==> 01-22 <==
// cpu
module cpu(clk,reset,s,load,in,out,N,V,Z,w);
  input clk, reset, s, load;
  input [15:0] in;
  output [15:0] out;
  output N, V, Z, w;
  wire [15:0] instruction_out;
  wire loada,loadb,loads,loadc,write,asel,bsel;
  wire [2:0] status;
  wire [1:0] op, ALUop, shift, vsel;
  wire [2:0] opcode, readnum, writenum, nsel;  
  wire [15:0] sximm5, sximm8; 
  wire [15:0] mdata = 16'b0;
  wire [7:0] PC = 8'b0;
  vDFFE #(16) instruct_reg(clk, load , in, instruction_out);  
  instruct_decoder decoder(   .instruction_out(instruction_out),
			        .nsel(nsel),
				.opcode(opcode),
				.op(op),
				.ALUop(ALUop),
				.sximm5(sximm5),
				.sximm8(sximm8),
				.shift(shift),
				.readnum(readnum),
				.writenum(writenum)
  );
  FSM state_machine(    .clk(clk),
			.reset(reset),
			.s(s),
			.w(w),
			.opcode(opcode),
			.op(op),
			.nsel(nsel),
			.loada(loada),
			.loadb(loadb),
			.loadc(loadc),
			.loads(loads),
			.vsel(vsel),
			.write(write),
			.asel(asel),
			.bsel(bsel)
  );
  datapath DP(          .clk(clk),
			.readnum(readnum),
			.writenum(writenum),
			.write(write),
			.vsel(vsel),
			.loada(loada),
			.loadb(loadb),
			.loadc(loadc),
			.loads(loads),
			.shift(shift),
			.ALUop(ALUop),
			.asel(asel),
			.bsel(bsel),
			.mdata(mdata),
			.status(status),
			.C(out),
			.sximm8(sximm8),
			.sximm5(sximm5),
			.PC(PC)
  );	
  assign N = status[0];
  assign V = status[1]; 
  assign Z = status[2];  
endmodule
Settings: LEC_CHECK=0, ABC_AREA=0, CAP_MARGIN=20, CORE_MARGIN=2, CORE_UTILIZATION=70, CTS_CLUSTER_SIZE=31, PLACE_DENSITY=0.37, SETUP_SLACK_MARGIN=-0.3, SLEW_MARGIN=20; clock period 3.69 ns.
run.sh (not shown) runs the stock make flow with config.mk's settings and CLKGATE_MAP_FILE=.
==> 12-09: changes against 01-22 <==
Settings changed: ABC_AREA 0 to 1, CELL_PAD_IN_SITES_DETAIL_PLACEMENT set to 0, CORE_UTILIZATION 70 to 72, CTS_CLUSTER_DIAMETER set to 334, CTS_CLUSTER_SIZE 31 to 49, HOLD_SLACK_MARGIN set to 0.3, MIN_ROUTING_LAYER set to met1, PLACE_DENSITY 0.37 to unset, PLACE_DENSITY_LB_ADDON set to 0.04, SETUP_SLACK_MARGIN -0.3 to -0.02.
==> flow/constraint.sdc (replaced) <==
create_clock -name core_clock -period 3.02 [get_ports {clk}]
set_input_delay 0.6040 -clock core_clock [delete_from_list [all_inputs] [get_ports {clk}]]
set_output_delay 0.6040 -clock core_clock [all_outputs]
set_load 0.01 [all_outputs]
==> 02-02: changes against 01-22 <==
Settings changed: ABC_AREA 0 to 1, CAP_MARGIN 20 to 35, CORE_UTILIZATION 70 to 68, CTS_CLUSTER_SIZE 31 to 10, SETUP_SLACK_MARGIN -0.3 to unset, TNS_END_PERCENT set to 5.
==> flow/constraint.sdc (replaced) <==
create_clock -name core_clock -period 3.04 [get_ports {clk}]
set_input_delay 0.6080 -clock core_clock [delete_from_list [all_inputs] [get_ports {clk}]]
set_output_delay 0.6080 -clock core_clock [all_outputs]
set_load 0.01 [all_outputs]
==> 12-12: changes against 01-22 <==
Settings changed: ABC_AREA 0 to 1, CORE_UTILIZATION 70 to 68, CTS_CLUSTER_SIZE 31 to unset, PLACE_DENSITY 0.37 to unset, SETUP_SLACK_MARGIN -0.3 to unset, TNS_END_PERCENT set to 5.
==> flow/constraint.sdc (replaced) <==
create_clock -name core_clock -period 3.04 [get_ports {clk}]
set_input_delay 0.6080 -clock core_clock [delete_from_list [all_inputs] [get_ports {clk}]]
set_output_delay 0.6080 -clock core_clock [all_outputs]
set_load 0.01 [all_outputs]
==> notes <==
Via count is about the same in 12-12 and 01-22.
Between 12-12 and 01-22, the lower setup slack is in 01-22 (gap 0.0098 ns).
In 01-22 the cell count is smaller than in 12-12, by about 10%.
12-09 aborted during global routing (5_1_grt). 12-12 finished but fails on setup timing. 02-02 ended with an error in global routing (5_1_grt). 01-22 ran to the end with violations: setup timing.
First-iteration DRC count: 12-12 is lower than 01-22 (about 25%).
In synthesized cell count, 12-12 and 12-09 do not differ.
Of 01-22 and 12-12, 12-12 has the higher cell area (gap about 1.6%, measured against 12-12).
Utilization: 01-22 is higher than 12-12 (2.2 points).
Of 12-12 and 01-22, 12-12 has the higher combinational power (gap about 8%, measured against 01-22).
Against 12-12, the non-clock buffer count of 01-22 is lower by 11.
Between 01-22 and 12-12, the lower wire length is in 12-12 (gap about 5%, measured against 12-12).

==> inputs of v15 <==
Starting RTL as in the previous note.
==> flow/design.v (excerpt) <==
module cpu(clk,reset,s,load,in,out,N,V,Z,w);
  input clk, reset, s, load;
  input [15:0] in;
  output [15:0] out;
  output N, V, Z, w;
  wire [15:0] instruction_out;
  wire loada,loadb,loads,loadc,write,asel,bsel;
  wire [2:0] status;
  wire [1:0] op, ALUop, shift, vsel;
  wire [2:0] opcode, readnum, writenum, nsel;  
  wire [15:0] sximm5, sximm8; 
  wire [15:0] mdata = 16'b0;
  wire [7:0] PC = 8'b0;
  vDFFE #(16) instruct_reg(clk, load , in, instruction_out);  
  instruct_decoder decoder(   .instruction_out(instruction_out),
			        .nsel(nsel),
				.opcode(opcode),
				.op(op),
				.ALUop(ALUop),
				.sximm5(sximm5),
				.sximm8(sximm8),
				.shift(shift),
				.readnum(readnum),
				.writenum(writenum)
  );
  FSM state_machine(    .clk(clk),
			.reset(reset),
			.s(s),
			.w(w),
			.opcode(opcode),
			.op(op),
			.nsel(nsel),
			.loada(loada),
			.loadb(loadb),
			.loadc(loadc),
			.loads(loads),
			.vsel(vsel),
			.write(write),
			.asel(asel),
			.bsel(bsel)
  );
  datapath DP(          .clk(clk),
			.readnum(readnum),
			.writenum(writenum),
			.write(write),
			.vsel(vsel),
			.loada(loada),
			.loadb(loadb),
			.loadc(loadc),
			.loads(loads),
			.shift(shift),
			.ALUop(ALUop),
			.asel(asel),
			.bsel(bsel),
			.mdata(mdata),
			.status(status),
			.C(out),
			.sximm8(sximm8),
			.sximm5(sximm5),
			.PC(PC)
  );	
  assign N = status[0];
  assign V = status[1]; 
  assign Z = status[2];  
endmodule
Settings: LEC_CHECK=0, CAP_MARGIN=20, CELL_PAD_IN_SITES_DETAIL_PLACEMENT=1, CORE_MARGIN=2, CORE_UTILIZATION=40, GPL_ROUTABILITY_DRIVEN=0, HOLD_SLACK_MARGIN=0.25, MAX_ROUTING_LAYER=met4, SLEW_MARGIN=20; clock period 3.32 ns.
==> v37: changes against v15 <==
Settings changed: ABC_AREA set to 1, CELL_PAD_IN_SITES_DETAIL_PLACEMENT 1 to unset, CORE_UTILIZATION 40 to 71, CTS_CLUSTER_DIAMETER set to 373, CTS_CLUSTER_SIZE set to 97, GPL_ROUTABILITY_DRIVEN 0 to unset, HOLD_SLACK_MARGIN 0.25 to unset, MAX_ROUTING_LAYER met4 to unset, TNS_END_PERCENT set to 5.
==> flow/constraint.sdc (replaced) <==
create_clock -name core_clock -period 3.04 [get_ports {clk}]
set_input_delay 0.6080 -clock core_clock [delete_from_list [all_inputs] [get_ports {clk}]]
set_output_delay 0.6080 -clock core_clock [all_outputs]
set_load 0.01 [all_outputs]
==> results <==
- Synthesized area: v15 is lower than v37 (about 0.7%).
- v37 aborted during 5_1_grt with DPL-0033. v15 finished but failed the layout checks on setup timing.
- In v37 the die area is lower than in v15, by 42%.
- Of v15 and v37, v37 has the higher synthesized cell count (gap 11%, measured against v37).
==> figures <==
Post-CTS setup buffers: v15 14; v37 3
Floorplan Nets: v15 943; v37 1052
Setup slack after placement: v15 -1090 ps; v37 -919 ps
Cts repair resizes: v15 62; v37 23
Die span in y: v15 164 um; v37 125 um
Outcome: v15 failed layout checks; v37 did not finish
Failing step: v15 -; v37 5_1_grt
Reasons for failing layout checks: v15 setup timing; v37 -
Instance count after placement with tap cells included: v15 1358; v37 1308
Cell count in the Yosys report: v15 876; v37 985
Dominant cell area share: v15 57.2%; v37 56.8%
Mux frac, synth: v15 1.42%; v37 0%
Mapped Cells: v15 876; v37 985
XOR/XNOR share of the synthesized area: v15 2.39%; v37 1.53%
Die area: v15 0.0269 sq mm; v37 0.0155 sq mm
Starting density of the core: v15 40.7%; v37 71.8%
Die boundary width: v15 164 um; v37 125 um
Adders+Majority by Area: v15 5.81%; v37 5.78%
Area after DPL: v15 0.0123 sq mm; v37 0.0118 sq mm
Synthesized chip area reported by yosys: v15 0.0102 sq mm; v37 0.0103 sq mm
Yosys aoi share: v15 13.7%; v37 8.98%
Total clock buffers created by CTS: v15 23; v37 6
Tally of unique sky130hd cells used after synthesis: v15 74; v37 52

==> inputs of run a <==
cpu again, from the RTL that the note above started with.
Settings: LEC_CHECK=0, ABC_AREA=1, CAP_MARGIN=20, CELL_PAD_IN_SITES_DETAIL_PLACEMENT=1, CORE_ASPECT_RATIO=0.51, CORE_MARGIN=2, CORE_UTILIZATION=57, CTS_CLUSTER_SIZE=57, GPL_ROUTABILITY_DRIVEN=0, HOLD_SLACK_MARGIN=0.25, MAX_ROUTING_LAYER=met4, SLEW_MARGIN=20, TNS_END_PERCENT=20; clock period 3.92 ns.
==> inputs of run b, as changes to run a <==
Settings changed: CELL_PAD_IN_SITES_DETAIL_PLACEMENT 1 to not set, CORE_ASPECT_RATIO 0.51 to not set, CORE_UTILIZATION 57 to 70, CTS_CLUSTER_SIZE 57 to 31, GPL_ROUTABILITY_DRIVEN 0 to not set, HOLD_SLACK_MARGIN 0.25 to not set, MAX_ROUTING_LAYER met4 to not set, SETUP_SLACK_MARGIN set to -0.3, TNS_END_PERCENT 20 to not set.
==> flow/constraint.sdc (replaced) <==
create_clock -name core_clock -period 3.01 [get_ports {clk}]
set_input_delay 0.6020 -clock core_clock [delete_from_list [all_inputs] [get_ports {clk}]]
set_output_delay 0.6020 -clock core_clock [all_outputs]
set_load 0.01 [all_outputs]
==> inputs of run c, as changes to run a <==
Settings changed: ABC_AREA 1 to not set, CELL_PAD_IN_SITES_DETAIL_PLACEMENT 1 to not set, CORE_ASPECT_RATIO 0.51 to not set, CORE_UTILIZATION 57 to 51, CTS_CLUSTER_SIZE 57 to not set, GPL_ROUTABILITY_DRIVEN 0 to not set, HOLD_SLACK_MARGIN 0.25 to not set, MAX_ROUTING_LAYER met4 to not set, TNS_END_PERCENT 20 to not set.
==> flow/constraint.sdc (replaced) <==
create_clock -name core_clock -period 5.41 [get_ports {clk}]
set_input_delay 1.0820 -clock core_clock [delete_from_list [all_inputs] [get_ports {clk}]]
set_output_delay 1.0820 -clock core_clock [all_outputs]
set_load 0.01 [all_outputs]
==> comparison table <==
quantity	run c	run b	run a
Result of the run	timing/DRC/antenna clean	failed layout checks	failed layout checks
Violated checks	-	negative setup slack	negative setup slack
Antenna Diode Count	0	0	2
Non-Clock Buffer Area Fraction	5.061%	12.65%	10.04%
Share of Yosys cell area claimed by the top area cell type	57.17%	56.78%	56.78%
Final setup TNS	0 ns	-11.95 ns	-7.093 ns
Routed length on met1	10.69 mm	11.11 mm	16.34 mm
Worst setup slack after placement	0.4242 ns	-0.9764 ns	-0.3063 ns
Setup Fix Bufs, Post-CTS	0	15	29
Yosys Instances	876	985	985
Layout Cells excl Fill	1210	1383	1401
Adder-cell share of the synthesized area	5.815%	5.775%	5.775%
Post-Place Cells	1167	1323	1312
And+or+nand+nor area frac	13.46%	18.62%	18.62%
Number of instances in the synthesized netlist	876	985	985
Post-layout worst setup margin	0.3706 ns	-0.9483 ns	-0.9643 ns
Placement Cell Area	11030 um^2	12030 um^2	11420 um^2

==> inputs of wip/tundra <==
cpu again, from the RTL that the note above started with.
clock: 3.91 ns
lec_check: 0
abc_area: 0
cap_margin: 30
core_aspect_ratio: 1.14
core_margin: 7
core_utilization: 71
cts_cluster_diameter: 220
cts_cluster_size: 17
gpl_timing_driven: 0
place_density: 0.56
slew_margin: 20
==> wip/umber (differences from wip/tundra) <==
==> flow/config.mk (replaced) <==
export PLATFORM = sky130hd
export DESIGN_NAME = cpu
export DESIGN_NICKNAME = cpu
export VERILOG_FILES = /design/flow/design.v
export SDC_FILE = /design/flow/constraint.sdc
export NUM_CORES = 4
export LEC_CHECK = 0
export CAP_MARGIN = 20
export CORE_MARGIN = 2
export CORE_UTILIZATION = 40
export SLEW_MARGIN = 20
==> flow/constraint.sdc (replaced) <==
create_clock -name core_clock -period 5.41 [get_ports {clk}]
set_input_delay 1.0820 -clock core_clock [delete_from_list [all_inputs] [get_ports {clk}]]
set_output_delay 1.0820 -clock core_clock [all_outputs]
set_load 0.01 [all_outputs]
==> wip/onyx (differences from wip/tundra) <==
==> flow/config.mk (replaced) <==
export PLATFORM = sky130hd
export DESIGN_NAME = cpu
export DESIGN_NICKNAME = cpu
export VERILOG_FILES = /design/flow/design.v
export SDC_FILE = /design/flow/constraint.sdc
export NUM_CORES = 4
export LEC_CHECK = 0
export CAP_MARGIN = 20
export CORE_MARGIN = 2
export CORE_UTILIZATION = 40
export CTS_CLUSTER_DIAMETER = 249
export MIN_ROUTING_LAYER = met2
export SLEW_MARGIN = 20
==> flow/constraint.sdc (replaced) <==
create_clock -name core_clock -period 7.0 [get_ports {clk}]
set_input_delay 1.4000 -clock core_clock [delete_from_list [all_inputs] [get_ports {clk}]]
set_output_delay 1.4000 -clock core_clock [all_outputs]
set_load 0.01 [all_outputs]
==> qor summary <==
metric	wip/onyx	wip/tundra	wip/umber
Global routing's busiest layer	met3	met2	met2
First element of the critical path	instruct_reg.out[11]	instruct_reg.out[9]	instruct_reg.out[8]
Final Cell Area	11800 sq um	12300 sq um	11900 sq um
Post-Place Cells	1220	1116	1231
Status	timing/DRC/antenna clean	finished with violations	timing/DRC/antenna clean
Layout check failures	-	setup timing	-
Reg2Reg Depth	18	20	20
Max-slew headroom at the worst pin	0.242	0.309	0.258
Met2 routed WL	13000 microns	15600 microns	11400 microns
Worst slack at placement	1.87 ns	-0.890 ns	0.647 ns
Cell Count, Final, Fillers Out	1264	1194	1276
Placed cell areas	11000 sq um	11100 sq um	11100 sq um
Power consumed by sequential cells	1.39 mW	2.49 mW	1.81 mW
Average via count per standard cell	7.46	7.09	5.43
Flop share of the area	0.519	0.499	0.515
Sum of net half-perimeters after detailed placement	17900 microns	20000 microns	17600 microns
Overall routing resource usage	0.292	0.335	0.191
Filler instances	2233	636	2210
Total CTS buffers	23	16	24
Switching share of total power	0.253	0.269	0.252

==> trial 34: inputs <==
Starting RTL as in the previous note.
clock: 7.0 ns
lec_check: 0
cap_margin: 20
core_margin: 2
core_utilization: 56
cts_cluster_diameter: 249
min_routing_layer: met2
slew_margin: 20
tns_end_percent: 70
==> trial 36: changes against trial 34 <==
==> flow/config.mk (replaced) <==
export PLATFORM = sky130hd
export DESIGN_NAME = cpu
export DESIGN_NICKNAME = cpu
export VERILOG_FILES = /design/flow/design.v
export SDC_FILE = /design/flow/constraint.sdc
export NUM_CORES = 4
export LEC_CHECK = 0
export ABC_AREA = 0
export CAP_MARGIN = 20
export CORE_MARGIN = 2
export CORE_UTILIZATION = 70
export CTS_CLUSTER_SIZE = 31
export PLACE_DENSITY_LB_ADDON = 0.0
export SETUP_SLACK_MARGIN = 0.79
export SLEW_MARGIN = 20
==> flow/constraint.sdc (replaced) <==
create_clock -name core_clock -period 3.01 [get_ports {clk}]
set_input_delay 0.6020 -clock core_clock [delete_from_list [all_inputs] [get_ports {clk}]]
set_output_delay 0.6020 -clock core_clock [all_outputs]
set_load 0.01 [all_outputs]
==> ci_impl_report.md <==
### Flow metrics

| Metric | Value |
|---|---|
| Status | aborted with a tool error |
| Stopped at | clock tree synthesis |
| Err | [ERROR DPL-0033] detailed placement checks failed during check placement. |
| Cell Rows | 44 |
| Post-DP HPWL | between 20,000 and 25,000 um |
| Fp util | a little under three quarters |
| Core area | between 0.01 and 0.015 sq mm |
| DIE HEIGHT | around 120 um |
the above is filed under trial 36

==> ci_impl_report.md <==
### Metrics collected by this job

| Metric | Value |
|---|---|
| Fp util | around 57% |
| Post-DP HPWL | about 17,000 um |
| Core area | roughly 0.018 sq mm |
| Tapcells | around 230 |
| GR peak layer | met3 |
| ANT nets after route | 0 |
| Area delta synth->final | 12.9% |
| CTS root buffer | clkbuf_16 |
| Cell Rows | a little under 50 |
| Largest net degree at the start of global routing | 34 |
| Seq area share | a little over half |
| Status | finished clean |
the above is filed under trial 34

Power figures rest on the tool's default switching activity, not on a simulated workload.
